==> inputs of run E <==
Design dot_product, start of the top module:
module dot_product (
	input ap_clk,
	input ap_rst,
	output [16-1:0]  	memory_Addr_A,
	output 						memory_EN_A,
	output 						memory_WEN_A,
	output [32-1:0]	memory_Din_A,
	input  [32-1:0] 	memory_Dout_A,
	output [16-1:0]  	memory_Addr_B,
	output 						memory_EN_B,
	output 						memory_WEN_B,
	output [32-1:0]	memory_Din_B,
	input  [32-1:0] 	memory_Dout_B,
	input 						fifo_in_empty_n,
	input  [(3+2+16)-1:0]	fifo_in_dout,
	output 						fifo_in_read,
	input 						fifo_out_full_n,
	output 						fifo_out_write,
	output [(3+2+16)-1:0]	fifo_out_din
);
	wire 						internal_rst;
	wire 						cjob_load_en;
	wire 						cjob_out_en;
	wire [16-1:0] 		job_offset;
datapath #(32) dp(
	.input_a(memory_Dout_A), 
	.input_b(memory_Dout_B), 
	.clk(ap_clk), 
	.rst(internal_rst), 
	.out(memory_Din_A)
);
controller #(16, 100) ctrl(
	.clk(ap_clk),
	.rst(ap_rst),
	.out_rst(internal_rst),
	.ce_0(memory_EN_A),
	.ce_1(memory_EN_B),
	.we_0(memory_WEN_A),
	.we_1(memory_WEN_B),
	.cjob_offset(job_offset),
	.address_0(memory_Addr_A),
	.address_1(memory_Addr_B),
	.fin_buf_empty(fifo_in_empty_n),
	.fin_rd_en(fifo_in_read),
	.fout_buf_full(fifo_out_full_n),
	.fout_wr_en(fifo_out_write),
	.cjob_load_en(cjob_load_en),
	.cjob_out_en(cjob_out_en)
);
cjob_register cjob_reg(
	.clk(ap_clk),
	.rst(ap_rst),
	.load(cjob_load_en),
	.out_en(cjob_out_en),
	.data_in(fifo_in_dout),
	.data_out(fifo_out_din)
);
assign job_offset = fifo_in_dout[16-1:0];
assign memory_Din_B = 0;
endmodule
clock: 4.84 ns
lec_check: 0
abc_area: 1
cap_margin: 35
cell_pad_in_sites_global_placement: 3
core_aspect_ratio: 1.07
core_margin: 2
core_utilization: 39
gpl_routability_driven: 0
gpl_timing_driven: 1
hold_slack_margin: 0.27
min_routing_layer: met1
place_density: 0.69
setup_slack_margin: 0.97
slew_margin: 20
tns_end_percent: 90
run.sh (not shown) runs the stock make flow with config.mk's settings and CLKGATE_MAP_FILE=.
==> run M: changes against run E <==
==> flow/config.mk (replaced) <==
export PLATFORM = sky130hd
export DESIGN_NAME = dot_product
export DESIGN_NICKNAME = dot_product
export VERILOG_FILES = /design/flow/design.v
export SDC_FILE = /design/flow/constraint.sdc
export NUM_CORES = 4
export LEC_CHECK = 0
export CAP_MARGIN = 20
export CORE_MARGIN = 2
export CORE_UTILIZATION = 72
export CTS_CLUSTER_DIAMETER = 199
export CTS_CLUSTER_SIZE = 24
export SETUP_SLACK_MARGIN = 0.63
export SLEW_MARGIN = 20
==> flow/constraint.sdc (replaced) <==
create_clock -name core_clock -period 5.0 [get_ports {ap_clk}]
set_input_delay 1.0000 -clock core_clock [delete_from_list [all_inputs] [get_ports {ap_clk}]]
set_output_delay 1.0000 -clock core_clock [all_outputs]
set_load 0.01 [all_outputs]
==> qor summary <==
quantity                                                         run M                     run E
Run status                                              did not finish  finished with violations
Failing step                                            global routing                         -
Violated checks                                                      -              setup timing
Post-DP HPWL                                                  53000 µm                  64300 µm
Synthesized instance count                                        2405                      3069
Synthesized-area fraction occupied by adder cells                0.475                     0.449
Post-synthesis instance area                                 22200 µm²                 23500 µm²
Core area                                                    30500 µm²                 59900 µm²
Library cells used by synthesis                                     60                        55
Post-synth area from yosys stat                              22200 µm²                 23500 µm²
AND/OR/NAND/NOR Cells, Area Fraction                             0.171                     0.169
Area share of xor/xnor cells in the synthesized design          0.0443                    0.0145
Number of cells after detailed placement                          3073                      4189
Starting density of the core                                     0.728                     0.392
Setup slack after placement                                   -3.12 ns                  -2.97 ns
Number of cells in Yosys stat                                     2405                      3069
Floorplan die width                                             180 µm                    241 µm
Die outline height                                              180 µm                    258 µm
Cell area after placement                                    26200 µm²                 28500 µm²
Dominant cell area share                                         0.395                     0.373
Fraction of synthesized area in multiplexers                    0.0113                   0.00809
Syn Area/Cell                                                 9.23 µm²                  7.66 µm²
CTS resizes                                                        363                       571
Compound Share, Synth                                           0.0498                    0.0471
Die Footprint                                                32300 µm²                 62200 µm²
Number of placement rows                                            64                        93

==> job 667 <==
==> flow/design.v <==
module datapath #(parameter P_WIDTH=32)(
	input [P_WIDTH-1:0] input_a,
	input [P_WIDTH-1:0] input_b,
	input clk,
	input rst,
	output [P_WIDTH-1:0] out
	);
wire [P_WIDTH-1:0] mult_result;
wire [P_WIDTH-1:0] adder_out;
reg [P_WIDTH-1:0] adder_out_reg;
assign mult_result = input_a * input_b;
assign adder_out  = adder_out_reg + mult_result;
assign out = adder_out_reg;
always @(posedge clk)
 if (rst ==1) 
	adder_out_reg <= adder_out;
 else
	adder_out_reg <= 0;
endmodule
module controller #(parameter P_ADDR_WIDTH=8, parameter P_COUNT=100)(
	input clk,
	input rst,
	output reg out_rst,
	output reg ce_0,
	output reg ce_1,
	output reg we_0,
	output reg we_1,
	input  [P_ADDR_WIDTH-1:0] cjob_offset,
	output [P_ADDR_WIDTH-1:0] address_0,
	output [P_ADDR_WIDTH-1:0] address_1,
	input fin_buf_empty,
	output reg fin_rd_en,
	input fout_buf_full,
	output reg fout_wr_en,
	output reg cjob_load_en,
	output reg cjob_out_en
);
parameter IDLE= 7'b0000001,JOB_LOAD= 7'b0000010,  PREP=7'b0000100, PROCESSING = 7'b0001000, WRITE_BACK=7'b0010000, WAIT_Q=7'b0100000, WRITE_Q=7'b1000000;
reg [6:0] curr_state;
reg [6:0] next_state;
reg [P_ADDR_WIDTH-1:0] counter;
reg [P_ADDR_WIDTH-1:0] offset;
always @(curr_state,fin_buf_empty,counter,fout_buf_full)
begin
	next_state=5'b00000;
	case (curr_state)	
		IDLE:
			if(!fin_buf_empty)
				next_state=IDLE;
			else
				next_state=JOB_LOAD;
		JOB_LOAD:
			next_state=PREP;
		PREP:
			next_state=PROCESSING;
		PROCESSING:
			if(counter<P_COUNT-1+offset)			
				next_state = PROCESSING;
			else
				next_state = WRITE_BACK;
		WRITE_BACK:
			next_state=WAIT_Q;
		WAIT_Q:
			if(!fout_buf_full)
				next_state=WAIT_Q;
			else
				next_state=WRITE_Q;
		WRITE_Q:
			next_state=IDLE;
		default:
			next_state=IDLE;
	endcase
end
always @(posedge clk)       
begin
	if(rst==1)
		curr_state <= IDLE;
	else
		curr_state <= next_state;
end
always @(posedge clk)       
begin
	case(curr_state)
		IDLE:	begin
			out_rst<=0;
			ce_0<=0;
			ce_1<=0;
			we_0<=0;
			we_1<=0;
			counter <= 0;
			fin_rd_en<=0;
			fout_wr_en<=0;
			cjob_load_en<=0;
			cjob_out_en<=0;
			offset<=0;
			end
		JOB_LOAD:
			begin
			fin_rd_en<=1;
			cjob_load_en<=1;
			end
		PREP:
			begin
			fin_rd_en<=0;
			ce_0<=1;
			ce_1<=1;
			we_0<=0;
			we_1<=0;
			cjob_load_en<=0;
			counter<=cjob_offset;
			offset<=cjob_offset;
			end
		PROCESSING:
			begin
			cjob_load_en<=0;
			out_rst<=1;
			counter<= counter+1;
			end
		WRITE_BACK:
			begin
			ce_1<=0;
			we_0<=1;
			counter<=counter+P_COUNT;
			end
		WAIT_Q:
			begin
			ce_0<=0;
			counter<=0;
			cjob_out_en<=1;
			end
		WRITE_Q:
			begin
			fout_wr_en<=1;
			cjob_out_en<=1;
			end
		default:
			begin
			end
	endcase
end
assign address_0 = counter<<2;
assign address_1 = (counter+P_COUNT)<<2;
endmodule
module cjob_register #(parameter P_ADDR_WIDTH=16)
(
	input clk,
	input rst,
	input load,
	input out_en,
	input [(3+2+16)-1:0] data_in,
	output reg [(3+2+16)-1:0] data_out
);
reg [(3+2+16)-1:0] current_job;
always @(posedge clk) begin
	if(rst) begin
		data_out = 0;
		current_job = 0;
	end
	else begin
		if (load) current_job = data_in;
		if(out_en) data_out = current_job;
    end
end
endmodule
module dot_product (
	input ap_clk,
	input ap_rst,
	output [16-1:0]  	memory_Addr_A,
	output 						memory_EN_A,
	output 						memory_WEN_A,
	output [32-1:0]	memory_Din_A,
	input  [32-1:0] 	memory_Dout_A,
	output [16-1:0]  	memory_Addr_B,
	output 						memory_EN_B,
	output 						memory_WEN_B,
	output [32-1:0]	memory_Din_B,
	input  [32-1:0] 	memory_Dout_B,
	input 						fifo_in_empty_n,
	input  [(3+2+16)-1:0]	fifo_in_dout,
	output 						fifo_in_read,
	input 						fifo_out_full_n,
	output 						fifo_out_write,
	output [(3+2+16)-1:0]	fifo_out_din
);
	wire 						internal_rst;
	wire 						cjob_load_en;
	wire 						cjob_out_en;
	wire [16-1:0] 		job_offset;
datapath #(32) dp(
	.input_a(memory_Dout_A), 
	.input_b(memory_Dout_B), 
	.clk(ap_clk), 
	.rst(internal_rst), 
	.out(memory_Din_A)
);
controller #(16, 100) ctrl(
	.clk(ap_clk),
	.rst(ap_rst),
	.out_rst(internal_rst),
	.ce_0(memory_EN_A),
	.ce_1(memory_EN_B),
	.we_0(memory_WEN_A),
	.we_1(memory_WEN_B),
	.cjob_offset(job_offset),
	.address_0(memory_Addr_A),
	.address_1(memory_Addr_B),
	.fin_buf_empty(fifo_in_empty_n),
	.fin_rd_en(fifo_in_read),
	.fout_buf_full(fifo_out_full_n),
	.fout_wr_en(fifo_out_write),
	.cjob_load_en(cjob_load_en),
	.cjob_out_en(cjob_out_en)
);
cjob_register cjob_reg(
	.clk(ap_clk),
	.rst(ap_rst),
	.load(cjob_load_en),
	.out_en(cjob_out_en),
	.data_in(fifo_in_dout),
	.data_out(fifo_out_din)
);
assign job_offset = fifo_in_dout[16-1:0];
assign memory_Din_B = 0;
endmodule
==> flow/run.sh <==
#!/bin/bash
# the make line also repeats each setting of config.mk as NAME=value (left out here)
make -C /OpenROAD-flow-scripts/flow DESIGN_CONFIG=/design/flow/config.mk WORK_HOME=/design/flow/orfs CLKGATE_MAP_FILE= finish
==> flow/config.mk <==
export PLATFORM = sky130hd
export DESIGN_NAME = dot_product
export DESIGN_NICKNAME = dot_product
export VERILOG_FILES = /design/flow/design.v
export SDC_FILE = /design/flow/constraint.sdc
export NUM_CORES = 4
export LEC_CHECK = 0
export CAP_MARGIN = 20
export CORE_ASPECT_RATIO = 0.52
export CORE_MARGIN = 6
export CORE_UTILIZATION = 57
export CTS_CLUSTER_SIZE = 99
export GPL_TIMING_DRIVEN = 0
export MIN_ROUTING_LAYER = met2
export PLACE_DENSITY_LB_ADDON = 0.21
export SLEW_MARGIN = 20
export TNS_END_PERCENT = 25
==> flow/constraint.sdc <==
create_clock -name core_clock -period 9.51 [get_ports {ap_clk}]
set_input_delay 1.9020 -clock core_clock [delete_from_list [all_inputs] [get_ports {ap_clk}]]
set_output_delay 1.9020 -clock core_clock [all_outputs]
set_load 0.01 [all_outputs]
==> inputs of job 9698, as changes to job 667 <==
Settings changed: CORE_ASPECT_RATIO 0.52 to unset, CORE_MARGIN 6 to 2, CORE_UTILIZATION 57 to 40, CTS_CLUSTER_SIZE 99 to unset, GPL_TIMING_DRIVEN 0 to unset, MIN_ROUTING_LAYER met2 to unset, PLACE_DENSITY_LB_ADDON 0.21 to unset, TNS_END_PERCENT 25 to unset.
==> flow/constraint.sdc (replaced) <==
create_clock -name core_clock -period 8.0 [get_ports {ap_clk}]
set_input_delay 1.6000 -clock core_clock [delete_from_list [all_inputs] [get_ports {ap_clk}]]
set_output_delay 1.6000 -clock core_clock [all_outputs]
set_load 0.01 [all_outputs]
==> inputs of job 1552, as changes to job 667 <==
Settings changed: CAP_MARGIN 20 to 0, CORE_ASPECT_RATIO 0.52 to unset, CORE_MARGIN 6 to 2, CORE_UTILIZATION 57 to 72, CTS_CLUSTER_SIZE 99 to 34, GPL_TIMING_DRIVEN 0 to unset, MIN_ROUTING_LAYER met2 to unset, PLACE_DENSITY_LB_ADDON 0.21 to unset, SETUP_SLACK_MARGIN set to 0.61, TNS_END_PERCENT 25 to unset.
==> flow/constraint.sdc (replaced) <==
create_clock -name core_clock -period 5.0 [get_ports {ap_clk}]
set_input_delay 1.0000 -clock core_clock [delete_from_list [all_inputs] [get_ports {ap_clk}]]
set_output_delay 1.0000 -clock core_clock [all_outputs]
set_load 0.01 [all_outputs]
==> comparison <==
In area after synthesis, job 1552 and job 667 do not differ. Die area: job 1552 < job 667 < job 9698. Job 1552 did not get past 5_1_grt. Job 667 ended with an error in 5_1_grt. Job 9698 passed the timing, DRC and antenna checks. In synthesized cell count, job 9698 and job 667 do not differ.
